==> flow/design.v <==
module pc(
  input wire rst,
  input wire clk,
  input wire[31:0] din,
  input wire data_hazard,
  input wire control_hazard,
  output reg[31:0] pc
);
always @(posedge clk or posedge rst) begin
  if(rst) begin
      pc<=0;
  end
  else if(control_hazard) pc<=din;
  else if(data_hazard) pc<=pc;
  else pc <= din;
end
endmodule
module npc(
  input wire[1:0] op,
  input wire br,
  input wire[31:0] offset,
  input wire[31:0] rs_imm,
  input wire[31:0] pc,
  output wire[31:0] pc4,
  output reg[31:0] npc
);
assign pc4 = pc+4;
always @(*) begin
  if(op == 2'b01) npc = rs_imm;
  else if(op == 2'b10 && br == 1) npc = pc+offset-8;
  else if(op == 2'b10 && br == 0) npc = pc+4;
  else if(op == 2'b11) npc = pc+offset-8;
  else npc = pc+4;
end
endmodule
module IF_ID(
  input wire clk,
  input wire rst,
  input wire[31:0] IF_inst,
  input wire[31:0] IF_pc4,
  input wire data_hazard,
  input wire control_hazard,   
  output reg[31:0] ID_inst,
  output reg[31:0] ID_pc4
);
always @(posedge clk or posedge rst) begin
  if(rst) ID_inst<=0;
  else if(control_hazard) ID_inst<=0;
  else if(data_hazard) ID_inst<=ID_inst;
  else ID_inst<=IF_inst;
end
always @(posedge clk or posedge rst) begin
  if(rst) ID_pc4<=0;
  else if(control_hazard) ID_pc4<=0;
  else if(data_hazard) ID_pc4<=ID_pc4;
  else ID_pc4<=IF_pc4;
end
endmodule
module control #(
    localparam OP_R    = 7'b0110011,
    localparam OP_I    = 7'b0010011,
    localparam OP_LOAD = 7'b0000011,
    localparam OP_S    = 7'b0100011,
    localparam OP_B    = 7'b1100011,
    localparam OP_LUI  = 7'b0110111,
    localparam OP_JAL  = 7'b1101111,
    localparam OP_JALR = 7'b1100111
)
(
  input wire[31:0] inst,
  output reg[1:0] npc_op,
  output reg rf_we,
  output reg[1:0] rf_wsel,
  output reg[2:0] sext_op,
  output reg alub_sel,
  output reg dram_we,
  output reg[3:0] alu_op,
  output reg[1:0] rf_re
);
wire[6:0] opcode = inst[6:0];
wire[2:0] funct3 = inst[14:12];
wire[6:0] funct7 = inst[31:25];
always @(*) begin
  case(opcode)
    OP_R, OP_I, OP_LOAD, OP_LUI, OP_S: npc_op = 2'b00;
    OP_JALR:                           npc_op = 2'b01;
    OP_B:                              npc_op = 2'b10;
    OP_JAL:                            npc_op = 2'b11;
    default:                           npc_op = 2'b00;
  endcase
end
always @(*) begin
  if(opcode == OP_B || opcode == OP_S) rf_we = 0;
  else rf_we  = 1;
end
always @(*) begin
  case(opcode)
    OP_R, OP_I: rf_wsel = 2'b00;
    OP_LOAD: rf_wsel = 2'b01;
    OP_JALR, OP_JAL: rf_wsel = 2'b10;
    OP_LUI: rf_wsel = 2'b11;
    default: rf_wsel = 2'b00;
  endcase
end
always @(*) begin
  case(opcode)
    OP_I:
      case(funct3)
        3'b001, 3'b101: sext_op = 3'b010; 
        default: sext_op = 3'b001;
      endcase
    OP_LOAD, OP_JALR: sext_op = 3'b001;
    OP_LUI: sext_op = 3'b101;
    OP_JAL: sext_op = 3'b110;
    OP_B: sext_op = 3'b100;
    OP_S: sext_op = 3'b011;
    OP_R: sext_op = 3'b000;
    default: sext_op = 3'b000;
  endcase
end
always @ (*) begin
    case (opcode)
        OP_I, OP_LOAD, OP_S, OP_JALR:
            alub_sel = 1;  
        default:
            alub_sel = 0;  
    endcase
end
always @(*) begin
  if(opcode == OP_S) dram_we = 1;
  else dram_we = 0;
end
always @ (*) begin
    case (opcode)
        OP_R: begin
            case (funct3)
                3'b000 : alu_op = funct7[5] ? 4'b0001 : 4'b0000;
                3'b111 : alu_op = 4'b0010;
                3'b110 : alu_op = 4'b0011 ;
                3'b100 : alu_op = 4'b0100;
                3'b001 : alu_op = 4'b0101;
                3'b101 : alu_op = funct7[5] ? 4'b0111 : 4'b0110;
                default: alu_op = 4'b0010;
            endcase
        end
        OP_I: begin
            case (funct3)
                3'b000 : alu_op = 4'b0000;
                3'b111 : alu_op = 4'b0010;
                3'b110 : alu_op = 4'b0011 ;
                3'b100 : alu_op = 4'b0100;
                3'b001 : alu_op = 4'b0101;
                3'b101 : alu_op = funct7[5] ? 4'b0111 : 4'b0110;
                default: alu_op = 4'b0010;
            endcase
        end
        OP_LOAD, OP_S, OP_JALR:
            alu_op = 4'b0000;
        OP_B:begin
            case(funct3)
              3'b000 : alu_op = 4'b1000;
              3'b001 : alu_op = 4'b1001;
              3'b100 : alu_op = 4'b1010;
              3'b101 : alu_op = 4'b1011;
              default: alu_op = 4'b1000;
            endcase
        end
        default:
            alu_op = 4'b0010;
    endcase
end
always @(*) begin
  case(opcode)
    OP_I, OP_LOAD, OP_JALR:
      rf_re = 2'b01;
    OP_LUI, OP_JAL:
      rf_re = 2'b00;
    default: 
      rf_re = 2'b11;
  endcase
end
endmodule
module sext(
  input wire[31:0] din,
  input wire[2:0] op,
  output reg[31:0] ext
);
wire sign=din[31];
always @(*) begin
  if(op == 3'b000) ext=0;
  else if(op == 3'b001) ext={{20{sign}},{din[31:20]}};
  else if(op == 3'b010) ext={{27{1'b0}},{din[24:20]}};
  else if(op == 3'b011) ext={{20{sign}},{din[31:25]},{din[11:7]}};
  else if(op == 3'b100) ext={{19{sign}},{din[31]},{din[7]},{din[30:25]},{din[11:8]},{1'b0}};
  else if(op == 3'b101) ext={{din[31:12]},{12{1'b0}}};
  else if(op == 3'b110) ext={{11{sign}},{din[31]},{din[19:12]},{din[20]},{din[30:21]},{1'b0}};
  else ext = 0;
end
endmodule
module RF(
  input wire clk,
  input wire[4:0] rR1,
  input wire[4:0] rR2,
  input wire[4:0] wR,
  input wire we,
  input wire[1:0] rf_wsel,
  input wire[31:0] pc4,  
  input wire[31:0] ext,  
  input wire[31:0] alu_c,  
  input wire[31:0] rd,   
  output wire[31:0] rD1,
  output wire[31:0] rD2,
  output reg[31:0] wD   
);
reg[31:0] rf[31:0];
assign rD1 = (rR1 == 5'b0)? 32'b0 : rf[rR1];
assign rD2 = (rR2 == 5'b0)? 32'b0 : rf[rR2];
always @(*) begin
  case(rf_wsel)
    2'b00 : wD = alu_c;
    2'b01 : wD = rd;
    2'b10 : wD = pc4;
    2'b11 : wD = ext;
    default: wD = pc4;
  endcase
end
always @(posedge clk) begin
    if(we && (wR != 5'b0)) rf[wR] <= wD;
end
endmodule
module ID_EX(
  input wire clk,
  input wire rst,
  input wire[1:0] ID_npc_op,
  input wire ID_ram_we,
  input wire[3:0] ID_alu_op,
  input wire ID_alub_sel,
  input wire ID_rf_we,
  input wire[1:0] ID_rf_wsel,
  input wire[4:0] ID_wR,
  input wire[31:0] ID_pc4,
  input wire[31:0] ID_rD1,
  input wire[31:0] ID_rD2,
  input wire[31:0] ID_ext,
  output reg[1:0] EX_npc_op,
  output reg EX_ram_we,
  output reg[3:0] EX_alu_op,
  output reg EX_alub_sel,
  output reg EX_rf_we,
  output reg[1:0] EX_rf_wsel,
  output reg[4:0] EX_wR,
  output reg[31:0] EX_pc4,
  output reg[31:0] EX_rD1,
  output reg[31:0] EX_rD2,
  output reg[31:0] EX_ext,
  input wire control_hazard, 
  input wire data_hazard
);
always @(posedge clk or posedge rst) begin
  if(rst) EX_npc_op<=0;
  else if(control_hazard | data_hazard) EX_npc_op<=0;
  else EX_npc_op <= ID_npc_op;
end
always @(posedge clk or posedge rst) begin
  if(rst) EX_ram_we<=0;
  else if(control_hazard | data_hazard) EX_ram_we<=0;
  else EX_ram_we <= ID_ram_we;
end
always @(posedge clk or posedge rst) begin
  if(rst) EX_alu_op<=0;
  else if(control_hazard | data_hazard) EX_alu_op<=0;
  else EX_alu_op <= ID_alu_op;
end
always @(posedge clk or posedge rst) begin
  if(rst) EX_alub_sel<=0;
  else if(control_hazard | data_hazard) EX_alub_sel<=0;
  else EX_alub_sel <= ID_alub_sel;
end
always @(posedge clk or posedge rst) begin
  if(rst) EX_rf_we<=0;
  else if(control_hazard | data_hazard) EX_rf_we<=0;
  else EX_rf_we <= ID_rf_we;
end
always @(posedge clk or posedge rst) begin
  if(rst) EX_rf_wsel<=0;
  else if(control_hazard | data_hazard) EX_rf_wsel<=0;
  else EX_rf_wsel <= ID_rf_wsel;
end
always @(posedge clk or posedge rst) begin
  if(rst) EX_wR<=0;
  else if(control_hazard | data_hazard) EX_wR<=0;
  else EX_wR <= ID_wR;
end
always @(posedge clk or posedge rst) begin
  if(rst) EX_pc4<=0;
  else if(control_hazard | data_hazard) EX_pc4<=0;
  else EX_pc4 <= ID_pc4;
end
always @(posedge clk or posedge rst) begin
  if(rst) EX_rD1<=0;
  else if(control_hazard | data_hazard) EX_rD1<=0;
  else EX_rD1 <= ID_rD1;
end
always @(posedge clk or posedge rst) begin
  if(rst) EX_rD2<=0;
  else if(control_hazard | data_hazard) EX_rD2<=0;
  else EX_rD2 <= ID_rD2;
end
always @(posedge clk or posedge rst) begin
  if(rst) EX_ext<=0;
  else if(control_hazard | data_hazard) EX_ext<=0;
  else EX_ext <= ID_ext;
end
endmodule
module alu(
  input wire[31:0] rs1,
  input wire[31:0] rs2,
  input wire[31:0] imm,
  input wire alub_sel,
  input wire[3:0] alu_op,
  output wire[31:0] alu_c,
  output wire alu_f
);
  wire[31:0] dataA = rs1;
  wire[31:0] dataB = alub_sel ? imm : rs2;
  reg[31:0] result;
    always @(*) begin
        case(alu_op)
            4'b0000 : result = dataA + dataB;
            4'b0001 : result = dataA - dataB;
            4'b0010 : result = dataA & dataB;
            4'b0011  : result = dataA | dataB;
            4'b0100 : result = dataA ^ dataB;
            4'b0101 : result = dataA << dataB[4:0];
            4'b0110 : result = dataA >> dataB[4:0];
            4'b0111 : result = ($signed(dataA)) >>> dataB[4:0];
            default : result = 0;
        endcase
    end
    assign alu_c = result;
    wire[31:0] sub = dataA - dataB;
    wire lt = (dataA[31] ^ dataB[31]) ? dataA[31] : sub[31];
    reg f;
    always @(*) begin
      if(alu_op == 4'b1000 && sub == 0) f = 1;
      else if(alu_op == 4'b1001 && sub != 0) f = 1;
      else if(alu_op == 4'b1010 && lt) f = 1;
      else if(alu_op == 4'b1011 && lt == 0) f = 1;
      else f = 0; 
    end
    assign alu_f = f;
endmodule
module EX_MEM(
  input wire clk,
  input wire rst,
  input wire EX_ram_we,
  input wire EX_rf_we,
  input wire[1:0] EX_rf_wsel,
  input wire[4:0] EX_wR,
  input wire[31:0] EX_pc4,
  input wire[31:0] EX_alu_c,
  input wire[31:0] EX_rD2,
  input wire[31:0] EX_ext,
  output reg MEM_ram_we,
  output reg MEM_rf_we,
  output reg[1:0] MEM_rf_wsel,
  output reg[4:0] MEM_wR,
  output reg[31:0] MEM_pc4,
  output reg[31:0] MEM_alu_c,
  output reg[31:0] MEM_rD2,
  output reg[31:0] MEM_ext
);
always @(posedge clk or posedge rst) begin
  if(rst) MEM_ram_we <= 0;
  else MEM_ram_we <= EX_ram_we;
end
always @(posedge clk or posedge rst) begin
  if(rst) MEM_rf_we <= 0;
  else MEM_rf_we <= EX_rf_we;
end
always @(posedge clk or posedge rst) begin
  if(rst) MEM_rf_wsel <= 0;
  else MEM_rf_wsel <= EX_rf_wsel;
end
always @(posedge clk or posedge rst) begin
  if(rst) MEM_wR <= 0;
  else MEM_wR <= EX_wR;
end
always @(posedge clk or posedge rst) begin
  if(rst) MEM_pc4 <= 0;
  else MEM_pc4 <= EX_pc4;
end
always @(posedge clk or posedge rst) begin
  if(rst) MEM_alu_c <= 0;
  else MEM_alu_c <= EX_alu_c;
end
always @(posedge clk or posedge rst) begin
  if(rst) MEM_rD2 <= 0;
  else MEM_rD2 <= EX_rD2;
end
always @(posedge clk or posedge rst) begin
  if(rst) MEM_ext <= 0;
  else MEM_ext <= EX_ext;
end
endmodule
module MEM_WB(
  input wire clk,
  input wire rst,
  input wire MEM_rf_we,
  input wire[1:0] MEM_rf_wsel,
  input wire[4:0] MEM_wR,
  input wire[31:0] MEM_pc4,
  input wire[31:0] MEM_alu_c,
  input wire[31:0] MEM_rd,
  input wire[31:0] MEM_ext,
  output reg WB_rf_we,
  output reg[1:0] WB_rf_wsel,
  output reg[4:0] WB_wR,
  output reg[31:0] WB_pc4,
  output reg[31:0] WB_alu_c,
  output reg[31:0] WB_rd,
  output reg[31:0] WB_ext
);
always @(posedge clk or posedge rst) begin
  if(rst) WB_rf_we <= 0;
  else WB_rf_we <= MEM_rf_we;
end
always @(posedge clk or posedge rst) begin
  if(rst) WB_rf_wsel <= 0;
  else WB_rf_wsel <= MEM_rf_wsel;
end
always @(posedge clk or posedge rst) begin
  if(rst) WB_wR <= 0;
  else WB_wR <= MEM_wR;
end
always @(posedge clk or posedge rst) begin
  if(rst) WB_pc4 <= 0;
  else WB_pc4 <= MEM_pc4;
end
always @(posedge clk or posedge rst) begin
  if(rst) WB_alu_c <= 0;
  else WB_alu_c <= MEM_alu_c;
end
always @(posedge clk or posedge rst) begin
  if(rst) WB_rd <= 0;
  else WB_rd <= MEM_rd;
end
always @(posedge clk or posedge rst) begin
  if(rst) WB_ext <= 0;
  else WB_ext <= MEM_ext;
end
endmodule
module data_hazard_detection(
  input wire[4:0] ID_rR1,
  input wire[4:0] ID_rR2,
  input wire[1:0] ID_rf_re,  
  input wire[31:0] ID_rD1,
  input wire[31:0] ID_rD2,
  input wire[4:0] EX_wR,
  input wire EX_rf_we,
  input wire[1:0] EX_rf_wsel,
  input wire[31:0] EX_pc4,
  input wire[31:0] EX_ext,
  input wire[31:0] EX_alu_c,
  input wire[4:0] MEM_wR,
  input wire MEM_rf_we,
  input wire[1:0] MEM_rf_wsel,
  input wire[31:0] MEM_pc4,
  input wire[31:0] MEM_ext,
  input wire[31:0] MEM_alu_c,
  input wire[31:0] MEM_rd,
  input wire[4:0] WB_wR,
  input wire WB_rf_we,
  input wire[1:0] WB_rf_wsel,
  input wire[31:0] WB_pc4,
  input wire[31:0] WB_ext,
  input wire[31:0] WB_alu_c,
  input wire[31:0] WB_rd,
  output reg[31:0] new_rD1,
  output reg[31:0] new_rD2,
  output wire data_hazard    
);
wire rR1_a = (ID_rR1 == EX_wR) & EX_rf_we &  ID_rf_re[0] & (ID_rR1 != 5'b0);
wire rR2_a = (ID_rR2 == EX_wR) & EX_rf_we &  ID_rf_re[1] & (ID_rR2 != 5'b0);
wire rR1_b = (ID_rR1 == MEM_wR) & MEM_rf_we &  ID_rf_re[0] & (ID_rR1 != 5'b0);
wire rR2_b = (ID_rR2 == MEM_wR) & MEM_rf_we &  ID_rf_re[1] & (ID_rR2 != 5'b0);
wire rR1_c = (ID_rR1 == WB_wR) & WB_rf_we &  ID_rf_re[0] & (ID_rR1 != 5'b0);
wire rR2_c = (ID_rR2 == WB_wR) & WB_rf_we &  ID_rf_re[1] & (ID_rR2 != 5'b0);
assign data_hazard = (rR1_a && EX_rf_wsel == 2'b01) || (rR2_a && EX_rf_wsel == 2'b01);
always @(*) begin
  if(rR1_a) begin
    case(EX_rf_wsel)
      2'b10: new_rD1=EX_pc4;
      2'b11: new_rD1=EX_ext;
      2'b00: new_rD1=EX_alu_c;
      default: new_rD1=EX_alu_c;
    endcase
  end
  else if(rR1_b) begin
    case(MEM_rf_wsel)
    2'b10: new_rD1=MEM_pc4;
    2'b11: new_rD1=MEM_ext;
    2'b00: new_rD1=MEM_alu_c;
    2'b01: new_rD1=MEM_rd;
    default: new_rD1=MEM_alu_c;
    endcase
  end
  else if(rR1_c) begin
    case(WB_rf_wsel)
    2'b10: new_rD1=WB_pc4;
    2'b11: new_rD1=WB_ext;
    2'b00: new_rD1=WB_alu_c;
    2'b01: new_rD1=WB_rd;
    default: new_rD1=WB_alu_c;
    endcase
  end
  else new_rD1=ID_rD1;
end
always @(*) begin
  if(rR2_a) begin
    case(EX_rf_wsel)
      2'b10: new_rD2=EX_pc4;
      2'b11: new_rD2=EX_ext;
      2'b00: new_rD2=EX_alu_c;
      default: new_rD2=EX_alu_c;
    endcase
  end
  else if(rR2_b) begin
    case(MEM_rf_wsel)
    2'b10: new_rD2=MEM_pc4;
    2'b11: new_rD2=MEM_ext;
    2'b00: new_rD2=MEM_alu_c;
    2'b01: new_rD2=MEM_rd;
    default: new_rD2=MEM_alu_c;
    endcase
  end
  else if(rR2_c) begin
    case(WB_rf_wsel)
    2'b10: new_rD2=WB_pc4;
    2'b11: new_rD2=WB_ext;
    2'b00: new_rD2=WB_alu_c;
    2'b01: new_rD2=WB_rd;
    default: new_rD2=WB_alu_c;
    endcase
  end
  else new_rD2=ID_rD2;
end
endmodule
module control_hazard_detection(
  input wire[1:0] EX_npc_op,
  input wire alu_f,
  output reg control_hazard
);
always @(*) begin
  if(EX_npc_op == 2'b01 || EX_npc_op == 2'b11) control_hazard = 1'b1;
  else if(EX_npc_op == 2'b10 && alu_f == 1) control_hazard = 1'b1;
  else control_hazard = 1'b0;
end
endmodule
`timescale 1ns / 1ps
module myCPU (
    input  wire         cpu_rst,
    input  wire         cpu_clk,
    output wire [13:0]  inst_addr,
    input  wire [31:0]  inst,
    output wire [31:0]  Bus_addr,
    input  wire [31:0]  Bus_rdata,
    output wire         Bus_wen,
    output wire [31:0]  Bus_wdata
);
wire[31:0] pc;
wire[31:0] npc;
wire[31:0] pc4;
wire[31:0] ID_inst;
wire[31:0] ID_pc4;
wire[1:0] npc_op;
wire rf_we;
wire[1:0] rf_wsel;
wire[2:0] sext_op;
wire alub_sel;
wire dram_we;
wire[3:0] alu_op;
wire[1:0] rf_re;
wire[31:0] ext;
wire[31:0] rD1;
wire[31:0] rD2;
wire[31:0] wD;
wire[1:0] EX_npc_op;
wire EX_ram_we;
wire[3:0] EX_alu_op;
wire EX_alub_sel;
wire EX_rf_we;
wire[1:0] EX_rf_wsel;
wire[4:0] EX_wR;
wire[31:0] EX_pc4;
wire[31:0] EX_rD1;
wire[31:0] EX_rD2;
wire[31:0] EX_ext;
wire[31:0] alu_c;
wire alu_f;
wire MEM_ram_we;
wire MEM_rf_we;
wire[1:0] MEM_rf_wsel;
wire[4:0] MEM_wR;
wire[31:0] MEM_pc4;
wire[31:0] MEM_alu_c;
wire[31:0] MEM_rD2;
wire[31:0] MEM_ext;
wire[31:0] rd;
wire WB_rf_we;
wire[1:0] WB_rf_wsel;
wire[4:0] WB_wR;
wire[31:0] WB_pc4;
wire[31:0] WB_alu_c;
wire[31:0] WB_rd;
wire[31:0] WB_ext;
wire[31:0] new_rD1;
wire[31:0] new_rD2;
wire data_hazard;
wire control_hazard;
pc PC(
  .rst(cpu_rst),
  .clk(cpu_clk),
  .din(npc),
  .data_hazard(data_hazard),
  .control_hazard(control_hazard),
  .pc(pc)
);
npc NPC(
  .op(EX_npc_op),
  .br(alu_f),
  .offset(EX_ext),
  .rs_imm(alu_c),
  .pc(pc),
  .pc4(pc4),
  .npc(npc)
);
assign inst_addr = pc[15:2];
IF_ID U_IF_ID(
  .clk(cpu_clk),
  .rst(cpu_rst),
  .IF_inst(inst),
  .IF_pc4(pc4),
  .data_hazard(data_hazard),
  .control_hazard(control_hazard),   
  .ID_inst(ID_inst),
  .ID_pc4(ID_pc4)
);
control CU(
  .inst(ID_inst),
  .npc_op(npc_op),
  .rf_we(rf_we),
  .rf_wsel(rf_wsel),
  .sext_op(sext_op),
  .alub_sel(alub_sel),
  .dram_we(dram_we),
  .alu_op(alu_op),
  .rf_re(rf_re)
);
sext SEXT(
  .din(ID_inst),
  .op(sext_op),
  .ext(ext)
);
RF U_RF(
  .clk(cpu_clk),
  .rR1(ID_inst[19:15]),
  .rR2(ID_inst[24:20]),
  .wR(WB_wR),
  .we(WB_rf_we),
  .rf_wsel(WB_rf_wsel),
  .pc4(WB_pc4),  
  .ext(WB_ext),  
  .alu_c(WB_alu_c),  
  .rd(WB_rd),   
  .rD1(rD1),
  .rD2(rD2),
  .wD(wD)  
);
ID_EX U_ID_EX(
  .clk(cpu_clk),
  .rst(cpu_rst),
  .ID_npc_op(npc_op),
  .ID_ram_we(dram_we),
  .ID_alu_op(alu_op),
  .ID_alub_sel(alub_sel),
  .ID_rf_we(rf_we),
  .ID_rf_wsel(rf_wsel),
  .ID_wR(ID_inst[11:7]),
  .ID_pc4(ID_pc4),
  .ID_rD1(new_rD1),
  .ID_rD2(new_rD2),
  .ID_ext(ext),
  .EX_npc_op(EX_npc_op),
  .EX_ram_we(EX_ram_we),
  .EX_alu_op(EX_alu_op),
  .EX_alub_sel(EX_alub_sel),
  .EX_rf_we(EX_rf_we),
  .EX_rf_wsel(EX_rf_wsel),
  .EX_wR(EX_wR),
  .EX_pc4(EX_pc4),
  .EX_rD1(EX_rD1),
  .EX_rD2(EX_rD2),
  .EX_ext(EX_ext),
  .control_hazard(control_hazard), 
  .data_hazard(data_hazard)
);
alu ALU(
  .rs1(EX_rD1),
  .rs2(EX_rD2),
  .imm(EX_ext),
  .alub_sel(EX_alub_sel),
  .alu_op(EX_alu_op),
  .alu_c(alu_c),
  .alu_f(alu_f)
);
EX_MEM U_EX_MEM(
  .clk(cpu_clk),
  .rst(cpu_rst),
  .EX_ram_we(EX_ram_we),
  .EX_rf_we(EX_rf_we),
  .EX_rf_wsel(EX_rf_wsel),
  .EX_wR(EX_wR),
  .EX_pc4(EX_pc4),
  .EX_alu_c(alu_c),
  .EX_rD2(EX_rD2),
  .EX_ext(EX_ext),
  .MEM_ram_we(MEM_ram_we),
  .MEM_rf_we(MEM_rf_we),
  .MEM_rf_wsel(MEM_rf_wsel),
  .MEM_wR(MEM_wR),
  .MEM_pc4(MEM_pc4),
  .MEM_alu_c(MEM_alu_c),
  .MEM_rD2(MEM_rD2),
  .MEM_ext(MEM_ext)
);
assign Bus_addr = MEM_alu_c;   
assign rd = Bus_rdata;     
assign Bus_wen = MEM_ram_we;  
assign Bus_wdata = MEM_rD2;    
MEM_WB U_MEM_WB(
  .clk(cpu_clk),
  .rst(cpu_rst),
  .MEM_rf_we(MEM_rf_we),
  .MEM_rf_wsel(MEM_rf_wsel),
  .MEM_wR(MEM_wR),
  .MEM_pc4(MEM_pc4),
  .MEM_alu_c(MEM_alu_c),
  .MEM_rd(rd),
  .MEM_ext(MEM_ext),
  .WB_rf_we(WB_rf_we),
  .WB_rf_wsel(WB_rf_wsel),
  .WB_wR(WB_wR),
  .WB_pc4(WB_pc4),
  .WB_alu_c(WB_alu_c),
  .WB_rd(WB_rd),
  .WB_ext(WB_ext)
);
data_hazard_detection U_datahazard_detection(
  .ID_rR1(ID_inst[19:15]),
  .ID_rR2(ID_inst[24:20]),
  .ID_rf_re(rf_re),  
  .ID_rD1(rD1),
  .ID_rD2(rD2),
  .EX_wR(EX_wR),
  .EX_rf_we(EX_rf_we),
  .EX_rf_wsel(EX_rf_wsel),
  .EX_pc4(EX_pc4),
  .EX_ext(EX_ext),
  .EX_alu_c(alu_c),
  .MEM_wR(MEM_wR),
  .MEM_rf_we(MEM_rf_we),
  .MEM_rf_wsel(MEM_rf_wsel),
  .MEM_pc4(MEM_pc4),
  .MEM_ext(MEM_ext),
  .MEM_alu_c(MEM_alu_c),
  .MEM_rd(rd),
  .WB_wR(WB_wR),
  .WB_rf_we(WB_rf_we),
  .WB_rf_wsel(WB_rf_wsel),
  .WB_pc4(WB_pc4),
  .WB_ext(WB_ext),
  .WB_alu_c(WB_alu_c),
  .WB_rd(WB_rd),
  .new_rD1(new_rD1),
  .new_rD2(new_rD2),
  .data_hazard(data_hazard)
);
control_hazard_detection U_control_hazard_detection(
  .EX_npc_op(EX_npc_op),
  .alu_f(alu_f),
  .control_hazard(control_hazard)
);
endmodule
==> flow/run.sh <==
#!/bin/bash
# the make line also repeats each setting of config.mk as NAME=value (left out here)
make -C /OpenROAD-flow-scripts/flow DESIGN_CONFIG=/design/flow/config.mk WORK_HOME=/design/flow/orfs CLKGATE_MAP_FILE= finish
==> flow/config.mk <==
export PLATFORM = sky130hd
export DESIGN_NAME = myCPU
export DESIGN_NICKNAME = myCPU
export VERILOG_FILES = /design/flow/design.v
export SDC_FILE = /design/flow/constraint.sdc
export NUM_CORES = 4
export LEC_CHECK = 0
export ABC_AREA = 0
export CAP_MARGIN = 5
export CELL_PAD_IN_SITES_GLOBAL_PLACEMENT = 3
export CORE_ASPECT_RATIO = 0.63
export CORE_MARGIN = 2
export CORE_UTILIZATION = 53
export CTS_CLUSTER_SIZE = 56
export GPL_TIMING_DRIVEN = 1
export MAX_ROUTING_LAYER = met5
export MIN_ROUTING_LAYER = met2
export SLEW_MARGIN = 0
export TNS_END_PERCENT = 10
==> flow/constraint.sdc <==
create_clock -name core_clock -period 5.81 [get_ports {cpu_clk}]
set_input_delay 1.1620 -clock core_clock [delete_from_list [all_inputs] [get_ports {cpu_clk}]]
set_output_delay 1.1620 -clock core_clock [all_outputs]
set_load 0.01 [all_outputs]
==> results of run 1 <==
[what timing repair did]
action / 4_1_cts
setup buffers: 3
cloned: 4
pin swaps: 34
gates resized: 68
setup endpoints to repair: 249
[layer usage]
layer / GRT overflow / track usage (%)
met5: 0 / 58.5
met2: 1 / 69.0
met1: - / -
met3: 15 / 85.0
met4: 0 / 39.0
[stage by stage]
step           hold WS (ns)  util, %  instance area (sq um)
2_1_floorplan         0.331        -                  80000
3_3_place_gp          0.354     58.7                  87300
3_5_place_dp          0.356     58.7                  87300
4_1_cts               0.370     62.2                  92500
==> CHANGELOG.md, run 1 <==
## Implementation

* Synth warn at 12
* Flops after synth at approximately 1500
* Placed insts at 7904
* Final Wtd Congestion at about 1.2
* Total clock sinks at about 1500
* Core box area at between 100000 and 150000 sq um
* Stop err: [ERROR GRT-0116] Global routing finished with congestion. Check the congestion regions in the DRC Viewer.
* Number of CTS-inserted buffers at around 150
* Mapped Area at 79800 sq um
* Max clock buf depth at 3
* Cell area leaders: edfxtp_1, mux4_2, dfrtp_1
* Die W at between 400 and 500 um
* Simple share at under 10%
* Die y size at roughly 310 um
* Comb area leader: multiplexers
* Yosys stat cell total at ~5600
* CTS root buf: clkbuf_16
* Status: stopped before the end
* Aoi share at around 8%
* Post-synthesis area per instance at ~14 sq um
* Post-synth seq share at a little over half
* Most frequent cells after synthesis: edfxtp_1, mux4_2, dfrtp_1
* Most numerous cell in the Yosys netlist: edfxtp_1
* Cell taking the most area after synthesis: edfxtp_1
* Fp_density at a little over half
* I/O pin count at approximately 150
* Place WS at -1.71 ns
* Cell Type Count at just under 90
* Ys flop type: edfxtp_1
* Synthesized instance count at between 5000 and 6000
* YS chip area at 79800 sq um
* H-tree Lvls at 4
* Synth Area in XOR/XNOR at under 10%
* Ys async rst share at 33.8%
* Mux frac, synth at 23.8%
* DIE AREA at between 150000 and 200000 sq um
* Hold-fix buffers, CTS at 0
* HPWL Detailed at ~210000 um
* Grt total ovfl at 16
* Yosys adder share at 2.59%
* EDFF count, synth at approximately 1000
* Port Buf Inserts at between 100 and 150
* Stop stage: 5_1_grt
* Row cnt at 112
* Total Routing Usage GR at a little under 70%
* Yosys top cell area share at between 30% and 40%
==> run 2: changes to the inputs <==
ABC_AREA = not set   (was 0)
CAP_MARGIN = 20   (was 5)
CELL_PAD_IN_SITES_DETAIL_PLACEMENT = 0   (was not set)
CELL_PAD_IN_SITES_GLOBAL_PLACEMENT = 0   (was 3)
CORE_ASPECT_RATIO = 0.91   (was 0.63)
CORE_UTILIZATION = 65   (was 53)
CTS_CLUSTER_DIAMETER = 73   (was not set)
CTS_CLUSTER_SIZE = 14   (was 56)
GPL_ROUTABILITY_DRIVEN = 1   (was not set)
GPL_TIMING_DRIVEN = not set   (was 1)
MAX_ROUTING_LAYER = not set   (was met5)
MIN_ROUTING_LAYER = not set   (was met2)
PLACE_DENSITY_LB_ADDON = 0.04   (was not set)
SETUP_SLACK_MARGIN = -0.26   (was not set)
SLEW_MARGIN = 20   (was 0)
TNS_END_PERCENT = not set   (was 10)
clock period = 6.17 ns   (was 5.81 ns; I/O delays follow)
==> run 2 against run 1 <==
  * Synthesized area is the same
  * Die size is 18% lower
  * The layout now fails its checks (setup timing)
  * Synthesized cell count unchanged
==> CHANGELOG.md, run 2 <==
### Metrics

* Status: finished with violations
* SO Faults: setup timing
* Clk_skew at between 0.03 and 0.04 ns
* Final Wtd Congestion at between 1 and 1.5
* Yosys top cell area share at 38.5%
* Synth warn at 12
* Slowest CP cell: or4_4
* Vias at 59000
* Port Buf Inserts at 144
* Comb area leader: multiplexers
* Startpoint types: flip-flop
* Hold path cells at 0
* Placed insts at 7421
* Synthesized instance count at approximately 5600
* Global-route wire length before repair at roughly 430000 um
* Starting DRT DRC Count at 10900
* Worst hold slack at between 0.3 and 0.4 ns
* P_seq at around 0.014 W
* VDD IR max at 449 uV
* Number of global-route vias before repair at 58800
* CTS root buf: clkbuf_16
* Switching fraction of total power at ~37%
* Worst Hold Class: flip-flop to flip-flop
* Total clock sinks at between 1500 and 2000
* EDFF count, synth at 1024
* Worst EP required at just under 7 ns
* Reg2reg start: U_ID_EX.EX_alub_sel$_DFF_PP0_
* Period minus WS final at roughly 7 ns
* HPWL Detailed at roughly 190000 um
* Comb pwr at between 0.01 and 0.015 W
* Most numerous cell in the Yosys netlist: edfxtp_1
* Hold-fix buffers, CTS at 0
* Simple share at between 6 and 7%
* Ys async rst share at about a third
* Worst setup EP type: flip-flop
* Worst-path clk slew at 0.07 ns
* Yosys stat cell total at 5579
* Place WS at -0.878 ns
* Sw Pwr at ~0.013 W
* Log Warnings at ~110
* Slew headroom at about a quarter
* Mux frac, synth at a little under a quarter
* Crit path largest cell delay at between 0.5 and 0.6 ns
* Clk network pwr share at a little under a quarter
* Yosys adder share at around 2.6%
* Flops after synth at 1546
* Ys flop type: edfxtp_1
* Reg2reg end: U_ID_EX.EX_pc4[2]$_DFF_PP0_
* Comb power frac at 36.5%
* WP buf/inv at 7
* Fin util at roughly 75%
* Final Max Slew Viols at 0
* H-tree Lvls at 4
* R2R depth at 31
* Layout Cells excl Fill at around 7700
* WHS Endpoint: U_MEM_WB.WB_ext[24]$_DFF_PP0_
* DIE AREA at approximately 130000 sq um
* Hold Path Origin: U_EX_MEM.MEM_ext[24]$_DFF_PP0_
* Final worst-path cycle share at 114%
* Stages on the worst setup path at 31
* YS chip area at between 70000 and 80000 sq um
* Max FO, Critical Path at 7
* Cell area leaders: edfxtp_1, mux4_2, dfrtp_1
* Crit path DAT at 7.74 ns
* Final wirelength at 301000 um
* DRC Markers at 0
* Cell taking the most area after synthesis: edfxtp_1
* CTS tree: built
* Cell Type Count at between 80 and 90
* Leakage at about 34 nW
* Most frequent cells after synthesis: edfxtp_1, mux4_2, dfrtp_1
* Max clock buf depth at 3
* Synth Area in XOR/XNOR at under 10%
* Reg-to-reg setup timing slack at -0.84 ns
* Number of CTS-inserted buffers at about 130
* Total Routing Usage GR at around half
* Crit path launch: U_ID_EX.EX_alub_sel$_DFF_PP0_
* Actual slew at the worst max-slew pin at approximately 1.1 ns
* Critical path type: flip-flop to flip-flop
* Core box area at about 120000 sq um
* Grt total ovfl at 0
* Post-synth seq share at between 50% and 60%
* Row cnt at 122
* Setup violators final at 249
* Sequential share of power at 40.1%
* Post-synthesis area per instance at ~14 sq um
* Hold Fails Final Rpt at 0
* Cell area power density at about 380 nW/um^2
* First-pass DRT Iterations at 9
* Via/cell ratio at 7.69
* Routed WL per cell at between 30 and 40 um
* Setup TNS at -156.87 ns
* CP delay by family, top: simple AND/OR/NAND/NOR gates
* Area Growth Syn to Fin at 14.2%
* Nets@finish at 6217
* Clk power at slightly above 0.008 W
* Mapped Area at 79800 sq um
* Internal power at 0.0219 W
* DRT antenna net count at 0
* Post-route setup slack at -0.836 ns
* Clk latency of the worst-skew pair at ~0.82 ns
* Aoi share at under 10%
* Max Clk Rate at approximately 0.14 GHz
* Die W at around 370 um
* I/O pin count at between 100 and 150
* Largest net degree at the start of global routing at 195
* Antenna violations before repair at 19
* Max-cap violations at 0
* Setup crit end: U_ID_EX.EX_pc4[2]$_DFF_PP0_
* Die y size at 338 um
* Unrepaired setup endpoints after global routing: true
* Biggest consumer: sequential cells
* Fp_density at between 60 and 70%
-- run 2: per-stage QoR --
| stage | total power [W] | cell area (sq um) |
|---|---|---|
| global placement | 0.0257 | 86200 |
| global route | 0.0357 | 91100 |
| floorplan | 0.0206 | 80300 |
| detailed placement | 0.0259 | 86200 |
| CTS | 0.0341 | 90800 |
| finish | 0.0348 | 91200 |
-- run 2: metal layers --
layer,GRT usage [%],vias to the layer above,wire length (um)
li1,-,22500,-
met2,68.1,5853,130000
met5,0,-,179
met3,18.5,1184,50400
met1,65.5,29400,100000
met4,26.5,28,21000
-- run 2: area by class of cell --
class	count	area, sq um
Clock buffer	172	3490
Clock inverter	17	264
Multi-Input combinational cell	3409	34700
Inverter	240	907
Fill cell	7115	30600
Timing Repair Buffer	661	5940
Sequential cell	1546	43900
Antenna cell	8	20.0
Tap cell	1612	2020
-- run 2: timing repair --
item	in CTS	in global routing
pin swaps	33	26
buffers inserted	30	10
setup endpoints to repair	249	249
resized	90	46
cloned	12	2
==> run 3: changes to the inputs <==
ABC_AREA = 1   (was not set)
CAP_MARGIN = 25   (was 20)
CELL_PAD_IN_SITES_DETAIL_PLACEMENT = not set   (was 0)
CELL_PAD_IN_SITES_GLOBAL_PLACEMENT = not set   (was 0)
CORE_ASPECT_RATIO = 0.71   (was 0.91)
CORE_UTILIZATION = 40   (was 65)
CTS_CLUSTER_DIAMETER = 283   (was 73)
CTS_CLUSTER_SIZE = 97   (was 14)
GPL_ROUTABILITY_DRIVEN = 0   (was 1)
HOLD_SLACK_MARGIN = 0.01   (was not set)
MIN_ROUTING_LAYER = met2   (was not set)
PLACE_DENSITY_LB_ADDON = not set   (was 0.04)
SETUP_SLACK_MARGIN = not set   (was -0.26)
TNS_END_PERCENT = 65   (was not set)
clock period = 8.5 ns   (was 6.17 ns; I/O delays follow)
==> run 3 against run 2 <==
  * The run now fails in 5_1_grt
  * Synthesized cell count up 71%
  * Synthesized area rose by 3.7%
  * Die size is 68% higher
==> CHANGELOG.md, run 3 <==
## Implementation

* Status: stopped before the end
* Stop stage: 5_1_grt
* Stop err: [ERROR GRT-0116] Global routing finished with congestion. Check the congestion regions in the DRC Viewer.
* Aoi share at between 20% and 30%
* Mux frac, synth at less than 1%
* Number of CTS-inserted buffers at 19
* Total Routing Usage GR at 62.4%
* Die W at between 500 and 600 um
* Most frequent cells after synthesis: o21ai_0, nand2_1, edfxtp_1
* CTS resizes at 0
* Simple share at between 10% and 20%
* Grt total ovfl at between 400 and 500
* Cell Type Count at 63
* EDFF count, synth at just over 1000
* Total clock sinks at between 1500 and 2000
* Max clock buf depth at 3
* Cell taking the most area after synthesis: edfxtp_1
* Row cnt at ~140
* Post-synth seq share at around 53%
* Fp_density at 40.3%
* CTS root buf: clkbuf_16
* Yosys top cell area share at around 37%
* Synthesized instance count at roughly 9500
* Dpl cell area at roughly 87000 sq um
* Hold-fix buffers, CTS at 0
* Post-synthesis area per instance at roughly 8.7 sq um
* Port Buf Inserts at ~140
* Most numerous cell in the Yosys netlist: o21ai_0
* Comb area leader: AND-OR/OR-AND gates
* DIE AREA at 211000 sq um
* Flops after synth at about 1500
* H-tree Lvls at 1
* I/O pin count at ~150
* Mapped Area at a little over 80000 sq um
* YS chip area at between 80000 and 90000 sq um
* Cell area leaders: edfxtp_1, dfrtp_1, o21ai_0
* Yosys adder share at ~2.5%
* Synth warn at 12
* Ys async rst share at about a third
* Ys flop type: edfxtp_1
* Die y size at 387 um
* Setup repair bufs after CTS at 0
* Yosys stat cell total at 9529
* Synth Area in XOR/XNOR at less than 1%
* Core box area at 205000 sq um
* HPWL Detailed at 235000 um
-- run 3: metal layers --
layer  GRT overflow  GRT usage (%)
met4             16           44.0
met3            328           75.9
met5             41           45.2
met2             19           62.3
met1              -              -
-- run 3: metrics by stage --
| stage | instances | util, % | setup WS [ns] | TNS, ns | hold slack, ns |
|---|---|---|---|---|---|
| floorplan | 9560 | - | -0.291 | -151.81 | 0.331 |
| global placement | 11900 | 42.2 | 1.52 | 0 | 0.354 |
| detailed placement | 11900 | 42.2 | 1.32 | 0 | 0.346 |
| CTS | 12000 | 42.5 | 1.24 | 0 | 0.411 |
==> run 4: changes to the inputs <==
ABC_AREA = not set   (was 1)
CAP_MARGIN = 20   (was 25)
CELL_PAD_IN_SITES_DETAIL_PLACEMENT = 0   (was not set)
CELL_PAD_IN_SITES_GLOBAL_PLACEMENT = 0   (was not set)
CORE_ASPECT_RATIO = 0.91   (was 0.71)
CORE_UTILIZATION = 70   (was 40)
CTS_CLUSTER_DIAMETER = 346   (was 283)
CTS_CLUSTER_SIZE = 52   (was 97)
GPL_ROUTABILITY_DRIVEN = 1   (was 0)
HOLD_SLACK_MARGIN = not set   (was 0.01)
MIN_ROUTING_LAYER = not set   (was met2)
PLACE_DENSITY_LB_ADDON = 0.04   (was not set)
SETUP_SLACK_MARGIN = 1.08   (was not set)
TNS_END_PERCENT = not set   (was 65)
clock period = 6.85 ns   (was 8.5 ns; I/O delays follow)
==> run 4 against run 3 <==
  * The run again fails in 5_1_grt
  * Die size down 45%
  * Synthesized cell count down 41%
  * Synthesized area down 3.6%
==> CHANGELOG.md, run 4 <==
## Implementation

* Ys async rst share at 33.8%
* I/O pin count at between 100 and 150
* Simple share at under 10%
* Total Routing Usage GR at between 70 and 80%
* Mux frac, synth at a little under a quarter
* HPWL Detailed at approximately 220000 um
* Core box area at ~110000 sq um
* Max clock buf depth at 3
* Fp_density at a little over two thirds
* Status: stopped before the end
* Grt total ovfl at 65
* CTS root buf: clkbuf_16
* YS chip area at approximately 80000 sq um
* Yosys adder share at under 10%
* Ys flop type: edfxtp_1
* Die W at around 360 um
* EDFF count, synth at 1024
* Mapped Area at 79800 sq um
* Aoi share at roughly 8.0%
* Die y size at between 300 and 400 um
* Comb area leader: multiplexers
* Yosys stat cell total at between 5000 and 6000
* Stop err: [ERROR GRT-0232] Routing congestion too high. Check the congestion heatmap in the GUI.
* Cell Type Count at around 87
* Synth Area in XOR/XNOR at 1.22%
* Row cnt at roughly 120
* H-tree Lvls at 2
* Number of CTS-inserted buffers at 35
* Flops after synth at 1546
* Post-synth seq share at ~55%
* Cell area leaders: edfxtp_1, mux4_2, dfrtp_1
* Total clock sinks at 1546
* Post-synthesis area per instance at approximately 14 sq um
* Placed insts at a little over 7000
* Most frequent cells after synthesis: edfxtp_1, mux4_2, dfrtp_1
* DIE AREA at around 120000 sq um
* Hold-fix buffers, CTS at 0
* Synthesized instance count at approximately 5600
* Final Wtd Congestion at 1.05
* Cell taking the most area after synthesis: edfxtp_1
* Synth warn at 12
* Port Buf Inserts at between 100 and 150
* Most numerous cell in the Yosys netlist: edfxtp_1
* Yosys top cell area share at 38.5%
* Stop stage: 5_1_grt
* Place WS at -0.457 ns
-- run 4: metrics by stage --
| stage | total power (W) | cell area, sq um | TNS (ns) |
|---|---|---|---|
| floorplan | 0.0187 | 80800 | -839.53 |
| global placement | 0.0231 | 85700 | -24.75 |
| detailed placement | 0.0237 | 85700 | -59.34 |
| CTS | 0.0278 | 88400 | -0.0302 |
-- run 4: timing repair --
item | 4_1_cts
resized | 242
endpoints found under the setup margin | 256
setup buffers | 29
gates cloned | 19
pin swaps | 35
-- run 4: metal layers --
metal  GRT overflow  track usage (%)
met2             28             86.4
met5              0             30.7
met4             28             60.2
met1              0             78.0
met3              9             54.2
==> run 5: changes to the inputs <==
ABC_AREA = 1   (was not set)
CELL_PAD_IN_SITES_GLOBAL_PLACEMENT = 3   (was 0)
CORE_ASPECT_RATIO = 0.92   (was 0.91)
CORE_MARGIN = 7   (was 2)
CORE_UTILIZATION = 66   (was 70)
CTS_CLUSTER_DIAMETER = 73   (was 346)
CTS_CLUSTER_SIZE = not set   (was 52)
PLACE_DENSITY_LB_ADDON = 0.11   (was 0.04)
SETUP_SLACK_MARGIN = 1.11   (was 1.08)
clock period = 3.83 ns   (was 6.85 ns; I/O delays follow)
==> run 5 against run 4 <==
  * The run fails in 3_1_place_gp_skip_io
  * Die size grew 16%
  * Synthesized cell count rose by 71%
  * Synthesized area grew 3.7%
==> CHANGELOG.md, run 5 <==
## Implementation

* Status: stopped before the end
* Stop stage: 3_1_place_gp_skip_io
* Stop err: [ERROR FLW-0024] Place density exceeds 1.0 (current PLACE_DENSITY_LB_ADDON =  0.11). Please check if the value of  PLACE_DENSITY_LB_ADDON is between 0 and 0.99.
* Mux frac, synth at less than 1%
* Flops after synth at 1546
* Synthesized instance count at 9529
* Most numerous cell in the Yosys netlist: o21ai_0
* Most frequent cells after synthesis: o21ai_0, nand2_1, edfxtp_1
* Fp_density at between 60% and 70%
* Core box area at 124000 sq um
* Ys flop type: edfxtp_1
* Cell taking the most area after synthesis: edfxtp_1
* EDFF count, synth at 1024
* Comb area leader: AND-OR/OR-AND gates
* Cell Type Count at about 63
* Post-synthesis area per instance at between 8 and 9 sq um
* YS chip area at 82800 sq um
* Die y size at about 350 um
* Simple share at 13.5%
* Synth warn at 12
* Yosys top cell area share at a little under two fifths
* Mapped Area at 82800 sq um
* Synth Area in XOR/XNOR at less than 1%
* Post-synth seq share at a little over half
* Aoi share at between 20% and 30%
* Yosys stat cell total at roughly 9500
* Cell area leaders: edfxtp_1, dfrtp_1, o21ai_0
* Row cnt at about 120
* Die W at roughly 380 um
* DIE AREA at 136000 sq um
* Yosys adder share at around 2.5%
* Ys async rst share at between 30% and 40%
==> run 6: changes to the inputs <==
ABC_AREA = not set   (was 1)
CELL_PAD_IN_SITES_DETAIL_PLACEMENT = not set   (was 0)
CELL_PAD_IN_SITES_GLOBAL_PLACEMENT = not set   (was 3)
CORE_ASPECT_RATIO = not set   (was 0.92)
CORE_MARGIN = 2   (was 7)
CORE_UTILIZATION = 40   (was 66)
CTS_CLUSTER_DIAMETER = not set   (was 73)
GPL_ROUTABILITY_DRIVEN = not set   (was 1)
PLACE_DENSITY_LB_ADDON = not set   (was 0.11)
SETUP_SLACK_MARGIN = not set   (was 1.11)
clock period = 8.5 ns   (was 3.83 ns; I/O delays follow)
==> run 6 against run 5 <==
  * Die size increased by 50%
  * Now clean on timing, DRC and antenna
  * Synthesized cell count decreased by 41%
  * Synthesized area decreased by 3.6%
==> CHANGELOG.md, run 6 <==
### Metrics

* Status: timing/DRC/antenna clean
* Post-synthesis area per instance at between 10 and 15 sq um
* # fillers at 17400
* Sequential share of power at ~39%
* First-pass DRT Iterations at 6
* Grt total ovfl at 0
* Comb pwr at just over 0.008 W
* Worst Hold Class: flip-flop to flip-flop
* Reg2reg start: U_ID_EX.EX_alub_sel$_DFF_PP0_
* Die y size at approximately 450 um
* Fin area at roughly 90000 sq um
* Clk power at approximately 0.0074 W
* Post-route setup slack at between 0.3 and 0.4 ns
* YS chip area at between 70000 and 80000 sq um
* Nets@finish at 5929
* Simple share at ~6.4%
* CP delay by family, top: simple AND/OR/NAND/NOR gates
* Aoi share at 7.98%
* Critical path type: flip-flop to flip-flop
* Vias at ~54000
* Most numerous cell in the Yosys netlist: edfxtp_1
* Cell taking the most area after synthesis: edfxtp_1
* Final wirelength at 286000 um
* Synth warn at 12
* Crit path launch: U_ID_EX.EX_alub_sel$_DFF_PP0_
* Crit path largest cell delay at just over 0.7 ns
* Dpl cell area at between 80000 and 90000 sq um
* R2R depth at 26
* Area Growth Syn to Fin at 13.5%
* Reg-to-reg setup timing slack at about 0.39 ns
* Yosys adder share at 2.59%
* Setup violators final at 0
* Max FO, Critical Path at 18
* Logic area at around 34000 sq um
* Reg2reg end: U_ID_EX.EX_ext[13]$_DFF_PP0_
* Comb power frac at 31.8%
* H-tree Lvls at 4
* I/O pin count at around 150
* DRT antenna net count at 0
* Hold Fails Final Rpt at 0
* Clk_skew at approximately 0.045 ns
* Max-cap violations at 0
* Port Buf Inserts at around 140
* Global-route wire length before repair at approximately 400000 um
* Pwr Total at approximately 0.026 W
* Starting DRT DRC Count at between 7000 and 8000
* Routed WL per cell at approximately 34 um
* Mux frac, synth at a little under a quarter
* Fp_density at 40.4%
* Total Routing Usage GR at 27.9%
* DRC Markers at 0
* Internal power at about 0.017 W
* WHS Endpoint: U_MEM_WB.WB_ext[19]$_DFF_PP0_
* Leakage at 32.7 nW
* Startpoint types: flip-flop
* Ys async rst share at about a third
* Slowest CP cell: or4_1
* Switching fraction of total power at 35.7%
* Actual slew at the worst max-slew pin at between 1 and 1.5 ns
* Clk network pwr share at 28.8%
* Slew headroom at about 22%
* Final worst-path cycle share at a little over nine tenths
* Setup crit end: U_ID_EX.EX_ext[13]$_DFF_PP0_
* Yosys stat cell total at 5579
* HPWL Detailed at around 200000 um
* Post-synth seq share at between 50% and 60%
* Yosys top cell area share at between 30% and 40%
* Place WS at just under 0.4 ns
* Crit path DAT at 8.86 ns
* Final Max Slew Viols at 0
* WP buf/inv at 1
* CTS root buf: clkbuf_16
* Register Area at between 40000 and 50000 sq um
* Total clock sinks at around 1500
* EDFF count, synth at between 1000 and 1500
* Cell Type Count at 87
* Most frequent cell on the critical path: nor2_1
* Hold path cells at 0
* Worst EP required at about 9.3 ns
* Biggest consumer: sequential cells
* Log Warnings at between 100 and 150
* Mapped Area at about 80000 sq um
* VDD IR max at around 180 uV
* Final Wtd Congestion at 0.993
* Synth Area in XOR/XNOR at 1.22%
* Stages on the worst setup path at 26
* Via/cell ratio at ~6.3
* Period minus WS final at 8.11 ns
* Core box area at slightly below 200000 sq um
* CTS tree: built
* Flops after synth at approximately 1500
* Comb area leader: multiplexers
* Number of CTS-inserted buffers at ~170
* Setup TNS at 0 ns
* Largest net degree at the start of global routing at between 100 and 150
* Antenna violations before repair at 12
* Cell area power density at around 280 nW/um^2
* Worst-path clk slew at roughly 0.07 ns
* Die W at around 450 um
* Unrepaired setup endpoints after global routing: false
* DIE AREA at 203000 sq um
* Synthesized instance count at around 5600
* Clk latency of the worst-skew pair at about 0.85 ns
* Most frequent cells after synthesis: edfxtp_1, mux4_2, dfrtp_1
* Max Clk Rate at about 0.12 GHz
* Worst setup EP type: flip-flop
* Cell area leaders: edfxtp_1, mux4_2, dfrtp_1
* Max clock buf depth at 3
* Row cnt at about 160
* Number of global-route vias before repair at approximately 53000
* Ys flop type: edfxtp_1
* P_seq at 0.0101 W
* Hold Path Origin: U_EX_MEM.MEM_ext[19]$_DFF_PP0_
* Sw Pwr at between 0.009 and 0.01 W
## run 6: final cells by class
cell class,count,share of cell area [%]
clock inverter,87,1.19
timing repair buffer,342,3.36
multi-input combinational,3405,37.5
tap,2640,3.65
clock buffer,219,4.90
sequential,1546,48.4
inverter,240,0.998
antenna,5,0.0138
## run 6: through the flow
| stage | instances | util [%] | hold slack [ns] |
|---|---|---|---|
| 2_1_floorplan | 5610 | - | 0.331 |
| 3_3_place_gp | 8173 | 43.0 | 0.351 |
| 3_5_place_dp | 8173 | 43.0 | 0.356 |
| 4_1_cts | 8479 | 45.8 | 0.363 |
| 5_1_grt | 8479 | 45.8 | 0.374 |
| 6_report | 8484 | 45.8 | 0.358 |
## run 6: per-layer routing
layer	part of all wire [%]	wire length [um]	GRT usage [%]	vias to the layer above
li1	-	-	-	22000
met1	42	119000	40.3	28400
met2	45	128000	41.8	2883
met3	9.0	25800	4.99	491
met4	4.3	12300	11.0	6
met5	0.012	35	0	-
## run 6: timing repair
action,4_1_cts,5_1_grt
buffers inserted,0,0
resized,0,3
endpoints found under the setup margin,0,66
hold buffers,0,0
==> run 7: changes to the inputs <==
ABC_AREA = 1   (was not set)
CORE_UTILIZATION = 59   (was 40)
CTS_CLUSTER_DIAMETER = 364   (was not set)
CTS_CLUSTER_SIZE = 14   (was not set)
clock period = 4.78 ns   (was 8.5 ns; I/O delays follow)
==> run 7 against run 6 <==
  * Synthesized cell count up 71%
  * Clock power up 29%
  * Sequential cell count unchanged
  * Now fails the layout checks on setup timing
  * Critical endpoint is now U_IF_ID.ID_pc4[11]$_DFFE_PP0P_
  * First-iteration DRC count up 110%
  * Wire length up 25%
==> CHANGELOG.md, run 7 <==
### Metrics

* Worst EP required at 5.47 ns
* Number of CTS-inserted buffers at 120
* Clk latency of the worst-skew pair at between 0.8 and 0.9 ns
* Max Clk Rate at approximately 0.19 GHz
* DIE AREA at 143000 sq um
* Place WS at -0.816 ns
* Comb area leader: AND-OR/OR-AND gates
* Stages on the worst setup path at 33
* Routed WL per cell at 30.5 um
* Sequential share of power at 40.7%
* Sw Pwr at ~0.017 W
* P_seq at between 0.015 and 0.02 W
* Largest net degree at the start of global routing at roughly 210
* Synthesized instance count at around 9500
* Switching fraction of total power at between 30 and 40%
* Ys flop type: edfxtp_1
* Row cnt at approximately 140
* Worst-path clk slew at roughly 0.070 ns
* EDFF count, synth at slightly above 1000
* Crit path launch: U_ID_EX.EX_alub_sel$_DFF_PP0_
* Setup crit end: U_IF_ID.ID_pc4[11]$_DFFE_PP0P_
* Leakage at ~38 nW
* WP buf/inv at 9
* Final wirelength at about 360000 um
* Mapped Area at about 83000 sq um
* Starting DRT DRC Count at about 15000
* Internal power at ~0.026 W
* Aoi share at between 20% and 30%
* Most numerous cell in the Yosys netlist: o21ai_0
* Reg2reg start: U_ID_EX.EX_alub_sel$_DFF_PP0_
* Cell area leaders: edfxtp_1, dfrtp_1, o21ai_0
* Nets@finish at around 10000
* Setup violators final at 249
* Logic area at between 30000 and 40000 sq um
* WHS Endpoint: U_MEM_WB.WB_ext[1]$_DFF_PP0_
* Clk power at roughly 0.0095 W
* DRT antenna net count at 0
* SO Faults: setup timing
* Crit path DAT at between 5 and 6 ns
* Yosys stat cell total at about 9500
* Cell Type Count at 63
* Crit path largest cell delay at around 0.54 ns
* Post-synthesis area per instance at between 8 and 9 sq um
* Total clock sinks at around 1500
* Max-cap violations at 0
* Fin area at about 96000 sq um
* Port Buf Inserts at between 100 and 150
* Via/cell ratio at a little under 7
* # fillers at approximately 11000
* VDD IR max at 476 uV
* Cell taking the most area after synthesis: edfxtp_1
* CTS root buf: clkbuf_16
* Most frequent cells after synthesis: o21ai_0, nand2_1, edfxtp_1
* Vias at ~80000
* Status: finished with violations
* Max FO, Critical Path at 7
* Reg-to-reg setup timing slack at -0.38 ns
* Worst Hold Class: flip-flop to flip-flop
* Clk_skew at about 0.083 ns
* Slew headroom at approximately a tenth
* Worst setup EP type: flip-flop
* Fp_density at about three fifths
* Total Routing Usage GR at approximately half
* Final Wtd Congestion at around 1.1
* Post-route setup slack at -0.385 ns
* Mux frac, synth at less than 1%
* Log Warnings at about 150
* Hold path cells at 0
* Die W at roughly 380 um
* Synth warn at 12
* Dpl cell area at roughly 90000 sq um
* Post-synth seq share at between 50% and 60%
* Period minus WS final at just over 5 ns
* Cell area power density at between 400 and 500 nW/um^2
* CTS tree: built
* Synth Area in XOR/XNOR at less than 1%
* I/O pin count at roughly 150
* DRC Markers at 0
* R2R depth at 33
* Critical path type: flip-flop to flip-flop
* Register Area at roughly 44000 sq um
* Comb power frac at a little under two fifths
* YS chip area at 82800 sq um
* Biggest consumer: sequential cells
* Max clock buf depth at 3
* Die y size at around 380 um
* Ys async rst share at about a third
* Clk network pwr share at 22.3%
* Antenna violations before repair at 11
* Flops after synth at approximately 1500
* Hold Fails Final Rpt at 0
* Unrepaired setup endpoints after global routing: true
* Reg2reg end: U_IF_ID.ID_pc4[11]$_DFFE_PP0P_
* Actual slew at the worst max-slew pin at 1.34 ns
* Global-route wire length before repair at 507000 um
* Grt total ovfl at 0
* Core box area at 139000 sq um
* Slowest CP cell: fa_1
* HPWL Detailed at about 240000 um
* Number of global-route vias before repair at 75400
* Startpoint types: flip-flop
* CP delay by family, top: simple AND/OR/NAND/NOR gates
* Comb pwr at between 0.015 and 0.02 W
* Final Max Slew Viols at 0
* Yosys top cell area share at around 37%
* Yosys adder share at between 2 and 2.5%
* First-pass DRT Iterations at 12
* Area Growth Syn to Fin at 15.6%
* Final worst-path cycle share at 108%
* Simple share at 13.5%
* H-tree Lvls at 3
* Hold Path Origin: U_EX_MEM.MEM_ext[1]$_DFF_PP0_
run 7: layer usage:
| layer | up-vias | wire length [um] | track usage [%] |
|---|---|---|---|
| met5 | - | 334 | 1.03 |
| met3 | 1646 | 61600 | 17.6 |
| met4 | 24 | 27400 | 28.6 |
| li1 | 33900 | - | - |
| met2 | 7524 | 144000 | 67.8 |
| met1 | 37900 | 124000 | 65.2 |
run 7: metrics by stage:
step                      hold WS [ns]   TNS, ns  util, %  total power, W  instances
after global placement           0.355    -96.28     64.3          0.0319      11500
after global routing             0.375   -101.64     68.7          0.0441      11800
after detailed placement         0.354   -129.89     64.3          0.0320      11500
final                            0.368    -65.57     68.7          0.0428      11800
after CTS                        0.368     -2.79     67.7          0.0415      11700
after floorplan                  0.331  -1703.59        -          0.0251       9560
run 7: area by class of cell:
class                      count  share of cell area [%]
multi-input combinational   6445                    36.4
clock inverter                 7                   0.161
clock buffer                 174                    3.37
tap                         1876                    2.45
timing repair buffer         826                    8.30
inverter                     877                    3.50
sequential                  1546                    45.8
antenna                        7                  0.0183
run 7: what timing repair did:
action	CTS	global route
buffers inserted	34	13
setup endpoints to repair	249	249
hold buffers	0	0
gates resized	198	254
cloned	10	12
pin swaps	44	68
==> run 8: changes to the inputs <==
ABC_AREA = not set   (was 1)
CELL_PAD_IN_SITES_DETAIL_PLACEMENT = 0   (was not set)
CELL_PAD_IN_SITES_GLOBAL_PLACEMENT = 0   (was not set)
CORE_ASPECT_RATIO = 0.92   (was not set)
CORE_MARGIN = 7   (was 2)
CORE_UTILIZATION = 72   (was 59)
CTS_CLUSTER_DIAMETER = 73   (was 364)
CTS_CLUSTER_SIZE = not set   (was 14)
GPL_ROUTABILITY_DRIVEN = 1   (was not set)
PLACE_DENSITY = 0.35   (was not set)
SETUP_SLACK_MARGIN = 1.08   (was not set)
clock period = 3.83 ns   (was 4.78 ns; I/O delays follow)
==> run 8 against run 7 <==
  * The flow now stops in 5_1_grt
  * Synthesized cell count down 41%
  * Die size down 16%
  * Synthesized area down 3.6%
==> CHANGELOG.md, run 8 <==
## Implementation

* Status: stopped before the end
* Stop stage: 5_1_grt
* Stop err: [ERROR GRT-0116] Global routing finished with congestion. Check the congestion regions in the DRC Viewer.
* Yosys stat cell total at roughly 5600
* Die y size at about 330 um
* Max clock buf depth at 3
* Port Buf Inserts at 144
* Core box area at approximately 110000 sq um
* Total Routing Usage GR at slightly below 90%
* YS chip area at roughly 80000 sq um
* Synth warn at 12
* Aoi share at 7.98%
* Yosys top cell area share at roughly 39%
* EDFF count, synth at 1024
* Number of CTS-inserted buffers at 151
* Post-synthesis area per instance at about 14 sq um
* Synth Area in XOR/XNOR at roughly 1.2%
* Synthesized instance count at approximately 5600
* Row cnt at 116
* Flops after synth at about 1500
* Mux frac, synth at about a quarter
* H-tree Lvls at 4
* Simple share at roughly 6.4%
* HPWL Detailed at between 200000 and 250000 um
* Grt total ovfl at around 5100
* Total clock sinks at around 1500
* Final Wtd Congestion at 1.11
* Ys flop type: edfxtp_1
* Cell Type Count at between 80 and 90
* Comb area leader: multiplexers
* Cell taking the most area after synthesis: edfxtp_1
* Yosys adder share at under 10%
* CTS root buf: clkbuf_16
* I/O pin count at ~150
* Post-synth seq share at between 50% and 60%
* Ys async rst share at between 30% and 40%
* Most numerous cell in the Yosys netlist: edfxtp_1
* Fp_density at 73.0%
* Die W at 361 um
* Mapped Area at approximately 80000 sq um
* Cell area leaders: edfxtp_1, mux4_2, dfrtp_1
* Most frequent cells after synthesis: edfxtp_1, mux4_2, dfrtp_1
* DIE AREA at around 120000 sq um
[run 8: timing repair]
item	4_1_cts
gates cloned	28
resized	456
hold buffers	0
setup endpoints to repair	475
pin swaps	60
setup buffers	53
[run 8: metrics by stage]
step / hold slack [ns] / std cells / instance area, sq um / setup slack, ns / TNS, ns
after floorplan: 0.331 / 5610 / 81000 / -4.03 / -2744.02
after global placement: 0.350 / 7710 / 90000 / -3.28 / -772.08
after detailed placement: 0.363 / 7710 / 90000 / -3.54 / -847.01
after CTS: 0.373 / 8074 / 98300 / -3.28 / -772.58
[run 8: layer usage]
| layer | global-route usage (%) | GRT overflow |
|---|---|---|
| met2 | 103 | 2933 |
| met1 | 86.6 | 379 |
| met5 | 54.9 | 86 |
| met3 | 76.2 | 411 |
| met4 | 87.8 | 1320 |
==> run 9: changes to the inputs <==
CELL_PAD_IN_SITES_DETAIL_PLACEMENT = not set   (was 0)
CELL_PAD_IN_SITES_GLOBAL_PLACEMENT = not set   (was 0)
CORE_ASPECT_RATIO = not set   (was 0.92)
CORE_MARGIN = 2   (was 7)
CORE_UTILIZATION = 29   (was 72)
CTS_CLUSTER_DIAMETER = not set   (was 73)
GPL_ROUTABILITY_DRIVEN = not set   (was 1)
PLACE_DENSITY = not set   (was 0.35)
SETUP_SLACK_MARGIN = not set   (was 1.08)
clock period = 9.09 ns   (was 3.83 ns; I/O delays follow)
==> run 9 against run 8 <==
  * The run now finishes clean
  * Die size grew 130%
  * Synthesized cell count is the same
  * Synthesized area is the same
==> CHANGELOG.md, run 9 <==
### Metrics

* Most frequent cell on the critical path: nor2_1
* Starting DRT DRC Count at slightly above 7000
* P_seq at between 0.009 and 0.01 W
* Ys async rst share at between 30% and 40%
* Clk_skew at between 0.08 and 0.09 ns
* Final wirelength at ~290000 um
* Final worst-path cycle share at 92.7%
* Comb pwr at just under 0.008 W
* Yosys top cell area share at 38.5%
* Cell Type Count at roughly 87
* Worst hold slack at ~0.35 ns
* CP delay by family, top: simple AND/OR/NAND/NOR gates
* Comb power frac at between 30% and 40%
* First-pass DRT Iterations at 8
* Total clock sinks at around 1500
* Post-synth seq share at 54.9%
* Gr busiest metal: met2
* Nets@finish at approximately 5900
* Mux frac, synth at about a quarter
* Clk latency of the worst-skew pair at around 0.84 ns
* Via/cell ratio at about 5.7
* Internal power at between 0.015 and 0.02 W
* Actual slew at the worst max-slew pin at about 1.2 ns
* Crit path DAT at 9.10 ns
* Reg-to-reg setup timing slack at between 0.6 and 0.7 ns
* Flops after synth at 1546
* Row cnt at between 150 and 200
* Unrepaired setup endpoints after global routing: false
* Final Wtd Congestion at approximately 1
* Simple share at roughly 6.4%
* VDD IR max at about 150 uV
* Number of CTS-inserted buffers at around 160
* Hold-fix buffers, CTS at 0
* CTS tree: built
* Max-cap violations at 0
* CTS resizes at 0
* Max Clk Rate at 0.119 GHz
* Worst Hold Class: flip-flop to flip-flop
* Leakage at 32.4 nW
* CTS root buf: clkbuf_16
* Clk power at approximately 0.0067 W
* Yosys adder share at roughly 2.6%
* DRC Markers at 0
* Worst setup EP type: flip-flop
* Crit path launch: U_ID_EX.EX_alub_sel$_DFF_PP0_
* GRT met3 Usage at 3.82%
* Met2 usage at approximately 33%
* Comb area leader: multiplexers
* Vias at around 54000
* Status: timing/DRC/antenna clean
* Sw Pwr at between 0.008 and 0.009 W
* EDFF count, synth at a little over 1000
* Global-route wire length before repair at just over 400000 um
* Core box area at around 270000 sq um
* Stages on the worst setup path at 27
* Number of global-route vias before repair at ~53000
* Slowest CP cell: or4_1
* YS chip area at between 70000 and 80000 sq um
* Worst EP required at ~9.8 ns
* Hold path cells at 0
* Crit path largest cell delay at around 0.67 ns
* I/O pin count at between 100 and 150
* Die W at between 500 and 600 um
* Max FO, Critical Path at 30
* H-tree Lvls at 4
* Cell area leaders: edfxtp_1, mux4_2, dfrtp_1
* Critical path type: flip-flop to flip-flop
* Largest net degree at the start of global routing at approximately 180
* DRT antenna net count at 0
* Die y size at 529 um
* Cell area power density at about 260 nW/um^2
* Ys flop type: edfxtp_1
* Switching fraction of total power at between 30% and 40%
* R2R depth at 27
* Period minus WS final at 8.43 ns
* Hold Fails Final Rpt at 0
* Antenna violations before repair at 22
* Fp_density at about 30%
* Sequential share of power at 39.7%
* Clk network pwr share at between 20% and 30%
* Hold Path Origin: U_EX_MEM.MEM_rf_we$_DFF_PP0_
* WP buf/inv at 3
* Most numerous cell in the Yosys netlist: edfxtp_1
* Final Max Slew Viols at 0
* Setup crit end: U_ID_EX.EX_rD1[27]$_DFF_PP0_
* Startpoint types: flip-flop
* Max clock buf depth at 3
* Area Growth Syn to Fin at 14.4%
* Synth warn at 12
* Slew headroom at between 10% and 20%
* Log Warnings at between 100 and 150
* M1 GR Usage at between 20% and 30%
* Port Buf Inserts at about 140
* Post-synthesis area per instance at about 14 sq um
* Mapped Area at 79800 sq um
* Setup violators final at 0
* Reg2reg start: U_ID_EX.EX_alub_sel$_DFF_PP0_
* Worst-path clk slew at approximately 0.070 ns
* WHS Endpoint: U_MEM_WB.WB_rf_we$_DFF_PP0_
* Total Routing Usage GR at between 20 and 25%
* Most frequent cells after synthesis: edfxtp_1, mux4_2, dfrtp_1
* Routed WL per cell at about 31 um
* Cell taking the most area after synthesis: edfxtp_1
* Setup TNS at 0 ns
* Biggest consumer: sequential cells
* DIE AREA at about 280000 sq um
* Yosys stat cell total at 5579
* Grt total ovfl at 0
* Synth Area in XOR/XNOR at between 1 and 1.5%
* Setup repair bufs after CTS at 0
* HPWL Detailed at 202000 um
* Aoi share at 7.98%
* Synthesized instance count at 5579
* Reg2reg end: U_ID_EX.EX_rD1[27]$_DFF_PP0_
[run 9: metal layers]
| layer | vias up | routed length (um) |
|---|---|---|
| li1 | 21900 | - |
| met1 | 28500 | 117000 |
| met2 | 2748 | 139000 |
| met3 | 520 | 24400 |
| met4 | 6 | 13700 |
| met5 | - | 39 |
[run 9: per-stage QoR]
stage | std cells | util [%] | setup WS, ns | area (sq um) | total power (W)
floorplan | 5610 | - | 0.181 | 80000 | 0.0139
global placement | 9079 | 31.4 | 0.600 | 85900 | 0.0172
detailed placement | 9079 | 31.4 | 0.922 | 86000 | 0.0172
CTS | 9376 | 33.3 | 0.845 | 91200 | 0.0239
global route | 9377 | 33.4 | 0.356 | 91300 | 0.0248
finish | 9386 | 33.4 | 0.663 | 91300 | 0.0239
[run 9: final cells by class]
| cell class | count | area, sq um |
|---|---|---|
| Fill cell | 26300 | 182000 |
| Sequential cell | 1546 | 43900 |
| Inverter | 240 | 905 |
| Timing Repair Buffer | 300 | 2770 |
| Tap cell | 3589 | 4490 |
| Multi-Input combinational cell | 3405 | 34000 |
| Antenna cell | 9 | 22.5 |
| Clock inverter | 77 | 818 |
| Clock buffer | 220 | 4480 |
Power and IR drop assume default switching activity.
